==> exp/sierra <==
==> flow/design.v <==
`timescale 1ns / 1ps
module ALU(output_data, zero, sourceA, sourceB, ALUSel);
parameter word_size = 32;
input [word_size-1:0] sourceA, sourceB;
input [2:0] ALUSel; 
output reg [word_size-1:0] output_data;
output zero;
always @(sourceA, sourceB, ALUSel) begin
	case (ALUSel)
		3'b000: output_data = sourceA + sourceB;
		3'b001: output_data = sourceA - sourceB;
		3'b010: output_data = ($signed(sourceA) < $signed(sourceB))? 1 : 0;
		3'b011: output_data = (sourceA >> sourceB);
		3'b100: output_data = (sourceA << sourceB);
		3'b101: output_data = sourceA | sourceB;
		4'b110: output_data = sourceA & sourceB;
		4'b111: output_data = sourceA ^ sourceB;
		default: output_data = 0;
	endcase
end
assign zero = (output_data == 0);
endmodule
`timescale 1ns / 1ps
module RegFile (rna,rnb,d,wn,we,clk,clrn,qa,qb);
	input 	[4:0]	rna,rnb,wn;
	input 	[31:0] 	d;
	input		we,clk,clrn;
	output 	[31:0] 	qa,qb;
	reg 	[31:0] 	register [0:31];  
	assign qa = (rna == 0)? 0 : register[rna];  
	assign qb = (rnb == 0)? 0 : register[rnb];  
	always @(posedge clk) begin
		if ((wn != 0) && (we == 1))  
			register[wn] <= d;
	end
endmodule
`timescale 1ns / 1ps
module holding_reg(output_data, input_data, write, clk, reset, resetData);
parameter word_size = 32;
input [word_size-1:0] input_data;
input [word_size-1:0] resetData;
input	write, clk, reset;
output [word_size-1:0] output_data;
reg [word_size-1:0] content;
assign output_data = content;
always @(posedge clk) begin
	if (reset) begin
		content <= resetData;
	end
	else if (write) begin
		content <= input_data;
	end
end
endmodule
`timescale 1ns / 1ps
module mux_1bit(output_data, input_data0, input_data1, select);
parameter word_size = 32;
input select;
input [word_size-1:0] input_data0, input_data1;
output reg [word_size-1:0] output_data;
always @(select or input_data0 or input_data1) begin
	case (select)
		0: output_data <= input_data0;
		1: output_data <= input_data1;
		default: output_data <= 0;
	endcase
end
endmodule
`timescale 1ns / 1ps
module mux_2bit(output_data, input_data0, input_data1, input_data2, input_data3, select);
parameter word_size = 32;
input [1:0] select;
input [word_size-1:0] input_data0, input_data1, input_data2, input_data3;
output reg [word_size-1:0] output_data;
always @(input_data0 or input_data1 or input_data2 or input_data3 or select) begin
	case (select)
		0: output_data <= input_data0;
		1: output_data <= input_data1;
		2: output_data <= input_data2;
		3: output_data <= input_data3;
		default: output_data <= 0;
	endcase
end
endmodule
`timescale 1ns / 1ps
module read_mux(output_data, input_data0, input_data1, input_data2, select);
parameter word_size = 5;
input [1:0] select;
input [word_size-1:0] input_data0, input_data1, input_data2;
output reg [word_size-1:0] output_data;
always @(select or input_data0 or input_data1 or input_data2) begin
	case (select)
		2'b00: output_data <= input_data0;
		2'b01: output_data <= input_data1;
		2'b10: output_data <= input_data2;
		default: output_data <= 0;
	endcase
end
endmodule
`timescale 1ns / 1ps
module sign_extend(input_data, output_data);
parameter word_size = 32;
parameter imm_size = 16;
input [imm_size-1:0] input_data;
output [word_size-1:0] output_data;
assign output_data = $signed(input_data);
endmodule
`timescale 1ns / 1ps
module zero_extend(input_data, output_data);
parameter word_size = 32;
parameter imm_size = 16;
input [imm_size-1:0] input_data;
output [word_size-1:0] output_data;
assign output_data = $unsigned(input_data);
endmodule
`timescale 1ns / 1ps
module sa_extend(input_data, output_data);
parameter word_size = 32;
parameter sa_size = 5;
input [sa_size-1:0] input_data;
output [word_size-1:0] output_data;
assign output_data = $unsigned(input_data);
endmodule
`timescale 1ns / 1ps
module CU(decode, clk, reset, zero, RegWre, PCWre, IRWre, ALUSrcB, ALUOp, ALUM2Reg, RegOut, DataMemRw,
     PCSrc, ExtSel, InsMemRW, WrRegData, SAExt , state, next_state, halted);
	input clk;
	input reset;
	input [5:0] decode;
	input zero;
	output reg RegWre,PCWre,IRWre,ALUSrcB,ALUM2Reg,DataMemRw,ExtSel, InsMemRW, WrRegData, SAExt;
	output reg [1:0] PCSrc;
	output reg [1:0] RegOut;
	output reg [2:0] ALUOp;
	output reg [2:0] state;
	output reg [2:0] next_state;
	output reg halted;
	parameter [2:0] sif   = 3'b000,
						 sid   = 3'b001,
						 sexe1 = 3'b110,
						 sexe2 = 3'b101,
						 sexe3 = 3'b010,
						 smem  = 3'b011,
						 swb1  = 3'b111,
						 swb2  = 3'b100;
	parameter [5:0] op_add  = 6'b000000,
						 op_sub  = 6'b000001,
						 op_addi = 6'b000010,
						 op_or   = 6'b010000,
						 op_and  = 6'b010001,
						 op_ori  = 6'b010010,
						 op_sll  = 6'b011000,
						 op_move = 6'b100000,
						 op_slt  = 6'b100111,
						 op_sw   = 6'b110000,
						 op_lw   = 6'b110001,
						 op_beq  = 6'b110100,
						 op_j    = 6'b111000,
						 op_jr   = 6'b111001,
						 op_jal  = 6'b111010,
						 op_halt = 6'b111111;
	always @(posedge clk) begin
		if (reset) begin
			state <= sif;
			halted <= 0;
		end else begin
			state <= next_state;
			if (state == sid && decode == op_halt)
				halted <= 1;
		end
	end
	always @(*) begin
		PCWre = 0;       
		IRWre = 0;       
		PCSrc = 2'b00;   
		ExtSel = 0;      
		SAExt = 0;       
		ALUSrcB = 0;     
		ALUOp = 3'b000;  
		DataMemRw = 0;   
		ALUM2Reg = 0;    
		RegOut = 2'b10;  
		RegWre = 0;      
		WrRegData = 0;   
		InsMemRW = 0;    
		next_state = state;
		if (reset) begin
			IRWre = 1;
			next_state = sif;
		end else begin
			case (state)
				sif: begin
					next_state = sid;
					IRWre = 1;
				end
				sid: begin
					case (decode)
						op_add : begin next_state = sexe1; end
						op_sub : begin next_state = sexe1; end
						op_addi: begin next_state = sexe1; ExtSel = 1; end
						op_or  : begin next_state = sexe1; end
						op_and : begin next_state = sexe1; end
						op_ori : begin next_state = sexe1; ExtSel = 1; end
						op_move: begin next_state = sexe1; end
						op_slt : begin next_state = sexe1; end
						op_sll : begin next_state = sexe1; end
						op_beq : begin next_state = sexe2; ExtSel = 1; end
						op_sw  : begin next_state = sexe3; ExtSel = 1; end
						op_lw  : begin next_state = sexe3; ExtSel = 1; end
						op_j   : begin next_state = sif; PCWre = 1; PCSrc = 2'b11; end
						op_jal : begin next_state = sif; PCWre = 1; PCSrc = 2'b11; RegOut = 2'b00; RegWre = 1; end
						op_jr  : begin next_state = sif; PCWre = 1; PCSrc = 2'b10; end
						op_halt: begin next_state = sif; end
						default: ;
					endcase
				end
				sexe1: begin
					next_state = swb1;
					WrRegData = 1;
					case (decode)
						op_add :begin ALUOp = 3'b000; end
						op_sub :begin ALUOp = 3'b001; end
						op_addi:begin ALUOp = 3'b000; ALUSrcB = 1; end
						op_or  :begin ALUOp = 3'b101; end
						op_and :begin ALUOp = 3'b110; end
						op_ori :begin ALUOp = 3'b101; ALUSrcB = 1; end
						op_move:begin ALUOp = 3'b000; end
						op_slt :begin ALUOp = 3'b010; end
						op_sll :begin ALUOp = 3'b100; ALUSrcB = 1; SAExt = 1; end
						default: ;
					endcase
				end
				sexe2: begin
					next_state = sif;
					ALUOp = 3'b001;
					PCWre = 1;
					PCSrc = zero ? 2'b01 : 2'b00;
				end
				sexe3: begin
					case (decode)
						op_sw  : begin next_state = smem; ALUOp = 3'b000; ALUSrcB = 1; end
						op_lw  : begin next_state = smem; ALUOp = 3'b000; ALUSrcB = 1; end
						default: ;
					endcase
				end
				smem: begin
					case (decode)
						op_sw  : begin next_state = sif; DataMemRw = 1; PCWre = 1; end
						op_lw  : begin next_state = swb2; ALUM2Reg = 1; end
						default: ;
					endcase
				end
				swb1: begin
					next_state = sif;
					PCWre = 1;
					WrRegData = 1;
					RegWre = 1;
					case (decode)
						op_add : begin RegOut = 2'b10; end
						op_sub : begin RegOut = 2'b10; end
						op_addi: begin RegOut = 2'b01; end
						op_or  : begin RegOut = 2'b10; end
						op_and : begin RegOut = 2'b10; end
						op_ori : begin RegOut = 2'b01; end
						op_move: begin RegOut = 2'b10; end
						op_slt : begin RegOut = 2'b10; end
						op_sll : begin RegOut = 2'b10; end
						default: ;
					endcase
				end
				swb2: begin
					next_state = sif;
					PCWre = 1;
					WrRegData = 1;
					RegWre = 1;
					RegOut = 2'b01;
				end
			endcase
		end
	end
endmodule
`timescale 1ns / 1ps
module DataPath(decode, clk, reset, zero, RegWre, PCWre, IRWre, ALUSrcB, ALUOp, ALUM2Reg, RegOut, DataMemRw,
     PCSrc, ExtSel, InsMemRW, WrRegData, SAExt, initPC, PCout,
     IMout, DMout, DAddr, DWData, DWe);
	input clk;
	input reset;
	output [5:0] decode;
	output zero;
	input RegWre,PCWre,ALUSrcB,ALUM2Reg,DataMemRw,ExtSel, InsMemRW, IRWre, WrRegData, SAExt;
	input [1:0] PCSrc;
	input [1:0] RegOut;
	input [2:0] ALUOp;
	input [31:0] initPC;
	input [31:0] IMout;       
	input [31:0] DMout;       
	output [31:0] DAddr;
	output [31:0] DWData;
	output DWe;
	parameter word_size = 32;
	parameter zero32 = 32'h0000;
	wire [word_size-1:0] PCin; 
	output [word_size-1:0] PCout;
	wire [word_size-1:0] IRout;
	wire [word_size-1:0] MDRout;
	wire [word_size-1:0] MDRin;
	wire [word_size-1:0] immZE, immSE, saSAE;
	wire [4:0] write_address;
	wire [word_size-1:0] write_data;
	wire [word_size-1:0] read_data_1, read_data_2;
	wire [word_size-1:0] Aout, Bout;
	wire [word_size-1:0] top_extend_wire;
	wire [word_size-1:0] origin_extend_wire;
	wire [word_size-1:0]	sourceB;
	wire [word_size-1:0] ALU_wire;
	wire [word_size-1:0] ALUOut_wire;
	wire [15:0] immediate;
	wire [4:0] rs, rt, rd, sa;
	wire [25:0] j_address;
	assign decode = IRout[31:26];
	assign immediate = IRout[15:0];
	assign rs = IRout[25:21];
	assign rt = IRout[20:16];
	assign rd = IRout[15:11];
	assign sa = IRout[10:6];
	assign j_address[25:0] = IRout[25:0];
	assign DAddr = ALUOut_wire;
	assign DWData = Bout;
	assign DWe = DataMemRw;
	RegFile		RF(rs, rt, write_data, write_address, RegWre,
						clk, 1'b1, read_data_1, read_data_2);
	holding_reg IR(IRout, IMout, IRWre, clk, reset, zero32);
	holding_reg	A(Aout, read_data_1, 1'b1, clk, reset, zero32);
	holding_reg B(Bout, read_data_2, 1'b1, clk, reset, zero32);
	holding_reg	ALUOut(ALUOut_wire, ALU_wire, 1'b1, clk, reset, zero32);
	holding_reg MDR(MDRout, MDRin, 1'b1, clk, reset, zero32);
	zero_extend	ZE(immediate, immZE);
	sign_extend SE(immediate, immSE);
	sa_extend   SAE(sa, saSAE);
	mux_1bit extend_mux(origin_extend_wire, immZE, immSE, ExtSel);
	mux_1bit sa_extend_mux(top_extend_wire, origin_extend_wire, saSAE,  SAExt);
	read_mux	read_sel_mux(write_address, 5'b11111, rt, rd, RegOut); 
	mux_1bit write_data_mux(write_data,PCout+4, MDRout,  WrRegData);
	mux_1bit ALUSrcB_mux(sourceB, Bout, top_extend_wire, ALUSrcB);
	mux_1bit ALUM2Reg_mux(MDRin, ALU_wire, DMout, ALUM2Reg);
	wire [31:0] jump_address;
	assign jump_address[31:28] = PCout[31:28];
	assign jump_address[27:2] = j_address[25:0];
	assign jump_address[1:0] = 2'b00;
	mux_2bit	PC_mux(PCin,
						 PCout+4,        
						 PCout+4+(immSE<<2),  
						 read_data_1,    
						 jump_address,  
						 PCSrc);
	holding_reg	PC(PCout, PCin, PCWre, clk, reset, initPC);
	ALU	mainALU(ALU_wire, zero, Aout, sourceB, ALUOp);
endmodule
`timescale 1ns / 1ps
module CPU(clk, reset, initPC,
			  imem_addr, imem_rdata,
			  dmem_addr, dmem_wdata, dmem_we, dmem_rdata,
			  halted);
	input clk, reset;
	input [31:0] initPC;
	output [31:0] imem_addr;
	input  [31:0] imem_rdata;
	output [31:0] dmem_addr;
	output [31:0] dmem_wdata;
	output dmem_we;
	input  [31:0] dmem_rdata;
	output halted;
	wire [5:0] decode;
	wire zero, RegWre,PCWre,ALUSrcB,ALUM2Reg,DataMemRw,ExtSel, InsMemRW, IRWre, WrRegData, SAExt;
	wire [1:0] PCSrc;
	wire [1:0] RegOut;
	wire [2:0] ALUOp;
	wire [2:0] state, next_state;
	wire [31:0] PCout;
	assign imem_addr = PCout;
	CU _CU(decode, clk, reset, zero, RegWre, PCWre, IRWre, ALUSrcB, ALUOp, ALUM2Reg, RegOut, DataMemRw,
     PCSrc, ExtSel, InsMemRW, WrRegData, SAExt, state, next_state, halted);
	DataPath _DataPath(decode, clk, reset, zero, RegWre, PCWre, IRWre, ALUSrcB, ALUOp, ALUM2Reg, RegOut, DataMemRw,
     PCSrc, ExtSel, InsMemRW, WrRegData, SAExt, initPC, PCout,
     imem_rdata, dmem_rdata, dmem_addr, dmem_wdata, dmem_we);
endmodule
==> flow/run.sh <==
#!/bin/bash
# the make line also repeats each setting of config.mk as NAME=value (left out here)
make -C /OpenROAD-flow-scripts/flow DESIGN_CONFIG=/design/flow/config.mk WORK_HOME=/design/flow/orfs CLKGATE_MAP_FILE= finish
==> flow/config.mk <==
export PLATFORM = sky130hd
export DESIGN_NAME = CPU
export DESIGN_NICKNAME = CPU
export VERILOG_FILES = /design/flow/design.v
export SDC_FILE = /design/flow/constraint.sdc
export NUM_CORES = 4
export LEC_CHECK = 0
export CAP_MARGIN = 20
export CORE_MARGIN = 2
export CORE_UTILIZATION = 40
export SLEW_MARGIN = 20
==> flow/constraint.sdc <==
create_clock -name core_clock -period 10.0 [get_ports {clk}]
set_input_delay 2.0000 -clock core_clock [delete_from_list [all_inputs] [get_ports {clk}]]
set_output_delay 2.0000 -clock core_clock [all_outputs]
set_load 0.01 [all_outputs]
==> inputs of exp/raven, as changes to exp/sierra <==
CAP_MARGIN = 35   (was 20)
CELL_PAD_IN_SITES_GLOBAL_PLACEMENT = 0   (was unset)
CORE_ASPECT_RATIO = 0.83   (was unset)
CORE_UTILIZATION = 72   (was 40)
CTS_CLUSTER_DIAMETER = 225   (was unset)
PLACE_DENSITY = 0.41   (was unset)
SETUP_SLACK_MARGIN = 1.04   (was unset)
==> flow/constraint.sdc (replaced) <==
create_clock -name core_clock -period 3.9 [get_ports {clk}]
set_input_delay 0.7800 -clock core_clock [delete_from_list [all_inputs] [get_ports {clk}]]
set_output_delay 0.7800 -clock core_clock [all_outputs]
set_load 0.01 [all_outputs]
==> run summary <==
status: finished clean
CP Depth: 24
P_seq: 6.15 mW
Worst slew margin: 21.43%
Filler Cells Inserted: 14097
Final Hold Fails: 0
# diodes: 5
[end of results for exp/sierra]
==> run summary <==
routing usage on met3: 83.90%
CTS root buf: clkbuf_16
Synth logic family: multiplexers
Longest Clk Path Bufs: 3
error msg: [ERROR GRT-0116] Global routing finished with congestion. Check the congestion regions in the DRC Viewer.
status: stopped before the end
ys async rst share: 0%
failing step: 5_1_grt
[end of results for exp/raven]
Power figures rest on the tool's default switching activity, not on a simulated workload.
